Setup of run A:
==> flow/design.v (excerpt) <==
module aluDesign#(parameter W = 8, N = 4) (clk,rst,CE,MODE,CIN,INP_VALID,CMD,OPA,OPB, ERR,OV,COUT,G,L,E, RES);
export LEC_CHECK = 0
export ABC_AREA = 1
export CAP_MARGIN = 20
export CELL_PAD_IN_SITES_DETAIL_PLACEMENT = 0
export CORE_MARGIN = 2
export CORE_UTILIZATION = 72
export CTS_CLUSTER_DIAMETER = 192
export CTS_CLUSTER_SIZE = 15
export GPL_ROUTABILITY_DRIVEN = 1
export GPL_TIMING_DRIVEN = 1
export MAX_ROUTING_LAYER = met4
export PLACE_DENSITY_LB_ADDON = 0.13
export SETUP_SLACK_MARGIN = -0.3
export SLEW_MARGIN = 40
create_clock -name core_clock -period 4.72 [get_ports {clk}]
run.sh (not shown) runs the stock make flow with config.mk's settings and CLKGATE_MAP_FILE=.
Flow for run A halted at global routing, error code GRT-0232.
What run B does differently from run A at the input level:
- CTS_CLUSTER_SIZE: 15 -> unset
- SLEW_MARGIN: 40 -> 20
- CTS_CLUSTER_DIAMETER: 192 -> unset
- CORE_UTILIZATION: 72 -> 59
- GPL_ROUTABILITY_DRIVEN: 1 -> unset
- PLACE_DENSITY_LB_ADDON: 0.13 -> unset
- GPL_TIMING_DRIVEN: 1 -> unset
- SETUP_SLACK_MARGIN: -0.3 -> unset
- MAX_ROUTING_LAYER: met4 -> unset
- ABC_AREA: 1 -> unset
- CELL_PAD_IN_SITES_DETAIL_PLACEMENT: 0 -> unset
- the clock period (ns, I/O delays scaled along): 4.72 -> 4.06
[summary]
- The flow completed for run B, but it is not clean: the layout still shows setup timing.
- Comparing run B and run A, the higher placement-stage worst setup slack is on run A.
- Run B gives more post-CTS repair timing setup buffer count than run A did.
- Detailed placer's ending HPWL was higher in run B than in run A.
- Compared run A against run B; post-synthesis share of cell area spent on full adders, half adders and majority gates within noise.
- The final reports for run B and run A show post-synthesis instance area higher in the former.
- Going from run A to run B, the die area was found to have gone up by about 22%.
Relative to run B, the following input files were edited for run C:
- CORE_UTILIZATION changed from 59 to 66
- ABC_AREA newly set to 1
- CTS_CLUSTER_DIAMETER newly set to 333
- PLACE_DENSITY newly set to 0.4
- SETUP_SLACK_MARGIN newly set to 0.71
- CTS_CLUSTER_SIZE newly set to 98
- the clock period (ns, I/O delays scaled along) changed from 4.06 to 3.9
- FAIL for each of run C and run B
- From the logs: run B reached the end of the flow and failed the layout checks with setup timing.
- FAIL run C @ global routing: tool exited with error
- In the flow results for run C and run B, the number of library cell types mapped by synthesis is smaller on run C.
- Run C against run B: synthesized-area fraction occupied by adder cells held steady, xor-xnor portion of the synthesized cell area moved down, sequential element share of the synthesized area stayed essentially flat, synthesized netlist cell count went up by about 20%, HPWL after detailed placement shrank by 6.4%.
- Compared to run B, run C was floorplanned on a smaller die.
Changes in run D relative to run C:
- swapping 0.71 for -0.54 in SETUP_SLACK_MARGIN
- swapping 333 for 223 in CTS_CLUSTER_DIAMETER
- clearing ABC_AREA, which used to be 1
- swapping 20 for 0 in SLEW_MARGIN
- swapping 66 for 63 in CORE_UTILIZATION
- clearing PLACE_DENSITY, which used to be 0.4
- swapping 3.9 for 6.0 in the clock period (ns, I/O delays scaled along)
Results
- Summary of run D over run C: area share of and/or/nand/nor cells after synthesis saw a decrease, weighted congestion at the end of routability-driven global placement saw a decrease, post-synth net total saw a decrease.
- Post-synthesis compound-gate area fraction ends up lower on run C.
- Run D ended up with a lower cell area reported after detailed placement than run C did.
- Run D reached the final stage; the timing, design-rule and antenna checks on its layout passed.
- Compared with run C, run D shows total placed cells including tap cells that has gone down by more than 10%.
- In the reports for run C and run D, the smaller synthesized area belongs to run C.
- As of run D, chip area estimate from yosys synthesis had risen slightly compared to run C.
- | post-synthesis area per instance | run D vs run C | 21% higher |

========
aluDesign again, from the RTL that the note above started with.
clock: 10.3 ns
lec_check: 0
cap_margin: 20
cell_pad_in_sites_detail_placement: 0
core_margin: 7
core_utilization: 58
cts_cluster_diameter: 267
cts_cluster_size: 95
gpl_routability_driven: 1
gpl_timing_driven: 1
max_routing_layer: met4
place_density: 0.82
setup_slack_margin: 0.58
slew_margin: 10
tns_end_percent: 20
The first run went through all stages and came out clean.
Then changed:
Settings changed: CELL_PAD_IN_SITES_DETAIL_PLACEMENT 0 to not set, CORE_MARGIN 7 to 2, CORE_UTILIZATION 58 to 63, CTS_CLUSTER_DIAMETER 267 to not set, CTS_CLUSTER_SIZE 95 to not set, GPL_ROUTABILITY_DRIVEN 1 to not set, GPL_TIMING_DRIVEN 1 to not set, HOLD_SLACK_MARGIN set to -0.1, MAX_ROUTING_LAYER met4 to not set, PLACE_DENSITY 0.82 to not set, SETUP_SLACK_MARGIN 0.58 to not set, SLEW_MARGIN 10 to 20, TNS_END_PERCENT 20 to not set.
Clock period 10.3 ns to 5.0 ns, I/O delays scaled along.
- Now the flow completed, yet does not pass: setup timing
- clock power goes up by 120%
- routed wire length goes up by 18%
- sequential share of layout area falls by 1.1 points
- count of clock-buffer cells in the layout is unchanged
- area after synthesis stays the same
- first-iteration DRC count came out higher by 62%
- total power grows to 2.7 times its value
- clock skew goes down by 0.0090 ns

========
The RTL this note starts from:
==> flow/design.v <==
module aluDesign#(parameter W = 8, N = 4) (clk,rst,CE,MODE,CIN,INP_VALID,CMD,OPA,OPB, ERR,OV,COUT,G,L,E, RES);
    input clk,rst,CE,MODE,CIN;
    input [1:0] INP_VALID;
    input [N-1:0] CMD;
    input [W-1:0] OPA,OPB;
    output reg ERR,OV,COUT,G,L,E;
        output reg [2*W-1:0] RES;
        reg [2*W-1:0] res_comb;
    parameter INV_INP = 2'b00, OPA_VALID = 2'b01, OPB_VALID = 2'b10, OPA_AND_OPB_VALID = 2'b11;
    parameter SHIFT_W = $clog2(W);
    reg [W-1:0] opa_r,opb_r;
    reg [N-1:0] cmd_r;
    reg [1:0] valid_r;
    reg mode_r,cin_r;
    reg cout_comb,ov_comb,g_comb,l_comb,e_comb,err_comb;
    always@(posedge clk,posedge rst) begin
        if(rst) begin
            opa_r <= 0;
            opb_r <= 0;
            cmd_r <= 0;
            valid_r <= 0;
            cin_r <= 0;
            mode_r <= 0;
        end
        else if(CE) begin
            opa_r <= OPA;
            opb_r <= OPB;
            cmd_r <= CMD;
            valid_r <= INP_VALID;
            cin_r <= CIN;
            mode_r <= MODE;
       end
    end
    always@(*) begin
        if(CE) begin
            res_comb = 0;
            err_comb = 0;
            cout_comb = 0;
            ov_comb = 0;
            g_comb = 0;
            l_comb = 0;
            e_comb = 0;
            if(mode_r == 1) begin
                case(valid_r)
                    INV_INP : begin
                        res_comb = 0;
                        err_comb = 1;
                    end
                    OPA_VALID : begin
                        case(cmd_r)
                            4'b0100 : begin
                                res_comb = opa_r + 1;
                                cout_comb = res_comb[W];
                            end
                           4'b0101 : begin
                               res_comb = opa_r - 1;
                               ov_comb = res_comb[W];
                            end
                            default : err_comb = 1;
                        endcase
                    end
                    OPB_VALID : begin
                        case(cmd_r)
                            4'b0110 : begin
                                res_comb = opb_r + 1;
                                cout_comb = res_comb[W];
                            end
                            4'b0111 : begin
                                res_comb = opb_r - 1;
                                ov_comb = res_comb[W];
                            end
                            default : err_comb = 1;
                        endcase
                    end
                    OPA_AND_OPB_VALID : begin
                        case(cmd_r)
                            4'b0000 : begin
                                res_comb = opa_r + opb_r;
                                cout_comb = res_comb[W];
                            end
                            4'b0001 : begin
                                res_comb = opa_r - opb_r;
                                ov_comb = res_comb[W];
                            end
                            4'b0010 : begin
                                res_comb = opa_r + opb_r + cin_r;
                                cout_comb = res_comb[W];
                            end
                            4'b0011 : begin
                                res_comb = opa_r - opb_r - cin_r;
                                ov_comb = res_comb[W];
                            end
                            4'b1000 : begin
                                g_comb  = (opa_r > opb_r) ? 1:0;
                                l_comb = (opa_r < opb_r) ? 1:0;
                                e_comb = (opa_r == opb_r) ? 1:0;
                            end
                            4'b1001 : begin
                                res_comb = (opa_r + 1) * (opb_r + 1);
                            end
                            4'b1010 : begin
                                res_comb = (opa_r<<1) * (opb_r);
                            end
                            4'b1011 : begin
                                res_comb = $signed(opa_r) + $signed(opb_r);
                                ov_comb = (($signed(opa_r) > 0) && ($signed(opb_r) > 0) && ($signed(res_comb[W-1:0])<=0) || ($signed(opa_r) < 0) && ($signed(opb_r) < 0) && ($signed(res_comb[W-1:0]) >= 0));
                                g_comb  = ($signed(opa_r) > $signed(opb_r)) ? 1:0;
                                l_comb = ($signed(opa_r) < $signed(opb_r)) ? 1:0;
                                e_comb = ($signed(opa_r) == $signed(opb_r)) ? 1:0;
                            end
                            4'b1100 : begin
                                res_comb = $signed(opa_r) - $signed(opb_r);
                                ov_comb = (($signed(opa_r) > 0) && ($signed(opb_r) < 0) && ($signed(res_comb[W-1:0]) <= 0) || ($signed(opa_r) < 0) && ($signed(opb_r) > 0) && ($signed(res_comb[W-1:0]) >= 0));
                                g_comb  = ($signed(opa_r) > $signed(opb_r)) ? 1:0;
                                l_comb = ($signed(opa_r) < $signed(opb_r)) ? 1:0;
                                e_comb = ($signed(opa_r) == $signed(opb_r)) ? 1:0;
                            end
                            default : err_comb = 1;
                        endcase
                    end
                    default : err_comb = 1;
                endcase
            end
            else begin
                case(valid_r)
                    INV_INP : begin
                        res_comb = 0;
                        err_comb = 1;
                    end
                    OPA_VALID : begin
                        case(cmd_r)
                            4'b0110 : begin
                                res_comb = ~(opa_r);
                                res_comb[2*W-1 : 8] = 0;
                            end
                            4'b1000 : begin
                                res_comb = opa_r >> 1;
                            end
                            4'b1001 : begin
                                res_comb = opa_r << 1;
                            end
                            default : err_comb = 1;
                        endcase
                    end
                    OPB_VALID : begin
                        case(cmd_r)
                            4'b0111 : begin
                                res_comb = ~(opb_r);
                                res_comb[2*W-1 : 8] = 0;
                            end
                            4'b1010 : begin
                                res_comb = opb_r >> 1;
                            end
                            4'b1011 : begin
                                res_comb = opb_r << 1;
                            end
                            default : err_comb = 1;
                        endcase
                    end
                    OPA_AND_OPB_VALID : begin
                        case(cmd_r)
                            4'b0000 : begin
                                res_comb = opa_r & opb_r;
                            end
                            4'b0001 : begin
                                res_comb = ~(opa_r & opb_r);
                                res_comb[2*W-1 : 8] = 0;
                            end
                            4'b0010 : begin
                                res_comb = opa_r | opb_r;
                            end
                            4'b0011 : begin
                                res_comb = ~(opa_r | opb_r);
                                res_comb[2*W-1 : 8] = 0;
                            end
                            4'b0100 : begin
                                res_comb = opa_r ^ opb_r;
                            end
                            4'b0101 : begin
                                res_comb = ~(opa_r ^ opb_r);
                                res_comb[2*W-1 : 8] = 0;
                            end
                            4'b1100 : begin
                                if( |(opb_r[(W-1) : (SHIFT_W+1)])) begin
                                    err_comb = 1;
                                    res_comb = 0;
                                end
                                else
                                    res_comb = (opa_r << (opb_r[SHIFT_W-1:0])) | opa_r >> (W - (opb_r[SHIFT_W-1:0]));
                                    res_comb[2*W-1 : 8] = 0;
                            end
                            4'b1101 : begin
                                if( |(opb_r[(W-1) : (SHIFT_W+1)])) begin
                                    res_comb = 0;
                                    err_comb = 1;
                                end
                                else
                                    res_comb = (opa_r >> opb_r[SHIFT_W-1:0]) | opa_r << (W - opb_r[SHIFT_W-1:0]);
                                    res_comb[2*W-1 : 8] = 0;
                            end
                            default : err_comb = 1;
                        endcase
                    end
                    default : err_comb = 1;
                endcase
            end
        end
        else begin
           res_comb = 0;
           err_comb = 0;
           cout_comb = 0;
           ov_comb = 0;
           g_comb = 0;
           l_comb = 0;
           e_comb = 0;
        end
    end
    always@(posedge clk, posedge rst) begin
        if(rst) begin
            RES <= 0;
            COUT <= 0;
            OV <= 0;
            G <= 0;
            L <= 0;
            E <= 0;
            ERR  <= 0;
        end
        else if(CE) begin
            RES <= res_comb;
                COUT <= cout_comb;
                OV <= ov_comb;
                G <= g_comb;
                L <= l_comb;
                E <= e_comb;
                ERR  <= err_comb;
        end
    end
endmodule
Settings: LEC_CHECK=0, ABC_AREA=1, CAP_MARGIN=20, CELL_PAD_IN_SITES_DETAIL_PLACEMENT=0, CORE_MARGIN=2, CORE_UTILIZATION=69, CTS_CLUSTER_DIAMETER=28, CTS_CLUSTER_SIZE=95, GPL_ROUTABILITY_DRIVEN=0, GPL_TIMING_DRIVEN=1, HOLD_SLACK_MARGIN=0.3, MAX_ROUTING_LAYER=met4, PLACE_DENSITY_LB_ADDON=0.08, SETUP_SLACK_MARGIN=-0.32, SLEW_MARGIN=40; clock period 4.5 ns.
The starting point failed in global routing (GRT-0232).
Edit:
==> flow/config.mk (replaced) <==
export PLATFORM = sky130hd
export DESIGN_NAME = aluDesign
export DESIGN_NICKNAME = aluDesign
export VERILOG_FILES = /design/flow/design.v
export SDC_FILE = /design/flow/constraint.sdc
export NUM_CORES = 4
export LEC_CHECK = 0
export CAP_MARGIN = 20
export CELL_PAD_IN_SITES_DETAIL_PLACEMENT = 2
export CORE_MARGIN = 2
export CORE_UTILIZATION = 18
export CTS_CLUSTER_SIZE = 53
export GPL_ROUTABILITY_DRIVEN = 0
export PLACE_DENSITY_LB_ADDON = 0.25
export SLEW_MARGIN = 40
==> flow/constraint.sdc (replaced) <==
create_clock -name core_clock -period 6.0 [get_ports {clk}]
set_input_delay 1.2000 -clock core_clock [delete_from_list [all_inputs] [get_ports {clk}]]
set_output_delay 1.2000 -clock core_clock [all_outputs]
set_load 0.01 [all_outputs]
The new run produced a clean layout.
Synthesized cell count falls by about a fifth.
Die size grows to 3.7 times its value.
Area after synthesis came out higher slightly.
Edit:
==> flow/config.mk (replaced) <==
export PLATFORM = sky130hd
export DESIGN_NAME = aluDesign
export DESIGN_NICKNAME = aluDesign
export VERILOG_FILES = /design/flow/design.v
export SDC_FILE = /design/flow/constraint.sdc
export NUM_CORES = 4
export LEC_CHECK = 0
export CAP_MARGIN = 20
export CORE_MARGIN = 2
export CORE_UTILIZATION = 42
export SLEW_MARGIN = 20
==> flow/constraint.sdc (replaced) <==
create_clock -name core_clock -period 5.75 [get_ports {clk}]
set_input_delay 1.1500 -clock core_clock [delete_from_list [all_inputs] [get_ports {clk}]]
set_output_delay 1.1500 -clock core_clock [all_outputs]
set_load 0.01 [all_outputs]
What happened: Synthesized cell count does not change; maximum frequency is higher by 2.2%; design area decreases by 3.3%; total power is higher by 1.6%; wire length is lower by 18%; worst hold slack improves by 5.8 ps; setup slack degrades by 130 ps; die area went down by 56%; clock power goes up by 18%; area after synthesis stays the same; critical path depth came out higher by 3.
Edit:
--- a/flow/config.mk
+++ b/flow/config.mk
@@ -7,5 +7,7 @@
 export LEC_CHECK = 0
+export ABC_AREA = 1
 export CAP_MARGIN = 20
 export CORE_MARGIN = 2
-export CORE_UTILIZATION = 42
+export CORE_UTILIZATION = 65
+export CTS_CLUSTER_SIZE = 98
 export SLEW_MARGIN = 20
==> flow/constraint.sdc (replaced) <==
create_clock -name core_clock -period 3.9 [get_ports {clk}]
set_input_delay 0.7800 -clock core_clock [delete_from_list [all_inputs] [get_ports {clk}]]
set_output_delay 0.7800 -clock core_clock [all_outputs]
set_load 0.01 [all_outputs]
After rerunning: With this change the flow finished but failed the layout checks on negative setup slack. Final cell count is higher by 18%. Register-to-register slack gets worse by 2200 ps. Core utilization is higher by 38 points. Worst hold slack gets worse by 13 ps. Design area is higher by 14%.
Edit:
--- a/flow/config.mk
+++ b/flow/config.mk
@@ -7,7 +7,5 @@
 export LEC_CHECK = 0
-export ABC_AREA = 1
 export CAP_MARGIN = 20
 export CORE_MARGIN = 2
-export CORE_UTILIZATION = 65
-export CTS_CLUSTER_SIZE = 98
+export CORE_UTILIZATION = 40
 export SLEW_MARGIN = 20
==> flow/constraint.sdc (replaced) <==
create_clock -name core_clock -period 6.0 [get_ports {clk}]
set_input_delay 1.2000 -clock core_clock [delete_from_list [all_inputs] [get_ports {clk}]]
set_output_delay 1.2000 -clock core_clock [all_outputs]
set_load 0.01 [all_outputs]
The new run ran to the end with no violations.
Power is lower by well over a third.
Final cell count went down by about a fifth.
Cell area is lower by roughly a tenth.
Core utilization fell by 40 points.
Wire length fell by about a fifth.
Count of clock-buffer cells in the layout rises by 1.
Synthesized cell count drops by about a fifth.
Global-route usage came out lower by 18 points.
Power figures rest on the tool's default switching activity, not on a simulated workload.
